==> quartz <==
## fifo
module fifo(input wire clk,reset,wr,rd, input wire[15:0] d_in, output wire full,empty, output wire[15:0] d_out);
Settings: LEC_CHECK=0, CAP_MARGIN=20, CORE_MARGIN=2, CORE_UTILIZATION=70, CTS_CLUSTER_SIZE=31, SLEW_MARGIN=20; clock period 2.8 ns.
run.sh (not shown) runs the stock make flow with config.mk's settings and CLKGATE_MAP_FILE=.
==> delta (differences from quartz) <==
CORE_UTILIZATION = 60   (was 70)
CTS_CLUSTER_SIZE = not set   (was 31)
PLACE_DENSITY = 0.6   (was not set)
==> flow/constraint.sdc (replaced) <==
create_clock -name core_clock -period 4.49 [get_ports {clk}]
set_input_delay 0.8980 -clock core_clock [delete_from_list [all_inputs] [get_ports {clk}]]
set_output_delay 0.8980 -clock core_clock [all_outputs]
set_load 0.01 [all_outputs]
==> summary of the runs <==
quartz completed and failed the layout checks on setup timing. delta ran to the end with no violations. Sequential share of layout area: quartz is lower than delta (5.1 points). Global-route usage: quartz is higher than delta (11 points). Between delta and quartz, the lower worst setup slack is in quartz (gap 0.64 ns). Clock power: delta is smaller than quartz (32%).

---

==> inputs of run a <==
Starting RTL as in the previous note.
Settings: LEC_CHECK=0, ABC_AREA=1, CAP_MARGIN=25, CELL_PAD_IN_SITES_DETAIL_PLACEMENT=0, CORE_MARGIN=4, CORE_UTILIZATION=40, CTS_CLUSTER_SIZE=44, GPL_TIMING_DRIVEN=1, MAX_ROUTING_LAYER=met5, PLACE_DENSITY=0.6, SLEW_MARGIN=35, TNS_END_PERCENT=60; clock period 5.0 ns.
==> run b (differences from run a) <==
Settings changed: ABC_AREA 1 to not set, CAP_MARGIN 25 to 20, CELL_PAD_IN_SITES_DETAIL_PLACEMENT 0 to not set, CORE_MARGIN 4 to 2, CORE_UTILIZATION 40 to 69, CTS_CLUSTER_SIZE 44 to 32, GPL_TIMING_DRIVEN 1 to not set, MAX_ROUTING_LAYER met5 to not set, PLACE_DENSITY 0.6 to not set, SLEW_MARGIN 35 to 20, TNS_END_PERCENT 60 to not set.
==> flow/constraint.sdc (replaced) <==
create_clock -name core_clock -period 2.79 [get_ports {clk}]
set_input_delay 0.5580 -clock core_clock [delete_from_list [all_inputs] [get_ports {clk}]]
set_output_delay 0.5580 -clock core_clock [all_outputs]
set_load 0.01 [all_outputs]
==> run c (differences from run a) <==
Settings changed: ABC_AREA 1 to not set, CAP_MARGIN 25 to 20, CELL_PAD_IN_SITES_DETAIL_PLACEMENT 0 to not set, CORE_MARGIN 4 to 2, CORE_UTILIZATION 40 to 70, CTS_CLUSTER_SIZE 44 to 25, GPL_TIMING_DRIVEN 1 to not set, MAX_ROUTING_LAYER met5 to not set, SLEW_MARGIN 35 to 20, TNS_END_PERCENT 60 to not set.
==> flow/constraint.sdc (replaced) <==
create_clock -name core_clock -period 3.46 [get_ports {clk}]
set_input_delay 0.6920 -clock core_clock [delete_from_list [all_inputs] [get_ports {clk}]]
set_output_delay 0.6920 -clock core_clock [all_outputs]
set_load 0.01 [all_outputs]
==> flow_summary.rst <==
Implementation results
======================

.. list-table::
   :header-rows: 1

   * - Metric
     - Value
   * - Finish-stage setup viols
     - 281
   * - Final WS setup
     - -456 ps
   * - Number of buffers added by the clock tree synthesis step
     - 29
   * - Outcome
     - complete, but fails checks
   * - Accumulated negative setup slack
     - -41,250 ps
   * - Combinational share of cell area
     - 42.7%
   * - Routed met3 length
     - 3200 um
   * - First-pass iteration count of the detailed router
     - 6
   * - Failed Checks
     - negative setup slack
(the above is from run b)
==> flow_summary.rst <==
Implementation results
======================

.. list-table::
   :header-rows: 1

   * - Metric
     - Value
   * - Initial DRC count
     - 962
   * - Final WS setup
     - 84.1 ps
   * - Outcome
     - complete, no violations
   * - Number of synthesized register bits
     - 280
   * - Accumulated negative setup slack
     - 0 ps
   * - Finish-stage setup viols
     - 0
   * - Worst Hold Depth
     - 2
   * - Number of buffers added by the clock tree synthesis step
     - 28
   * - Power dissipated in sequential cells
     - 3.30 mW
   * - Cell area after synthesis
     - 0.0122 mm^2
   * - Residual antenna-violating net count after detailed routing
     - 0
   * - Nets in the synthesized netlist
     - 1,429
(the above is from run c)
==> flow_summary.rst <==
Implementation results
======================

.. list-table::
   :header-rows: 1

   * - Metric
     - Value
   * - Switching pwr
     - 2.05 mW
   * - Number of buffers added by the clock tree synthesis step
     - 31
   * - Combinational share of cell area
     - 46.5%
   * - Clock buffer cells
     - 48
   * - Routed met3 length
     - 2160 um
   * - Max Fclk
     - 236 MHz
   * - Outcome
     - complete, no violations
   * - Accumulated negative setup slack
     - 0 ps
   * - Power Clock
     - 2.31 mW
   * - Power Density
     - 408 mW/mm^2
   * - Finish-stage setup viols
     - 0
   * - Clk pwr share
     - 37.5%
   * - Multi-input combinational cell count
     - 1,573
(the above is from run a)
Power is estimated from default activity; no workload was simulated.
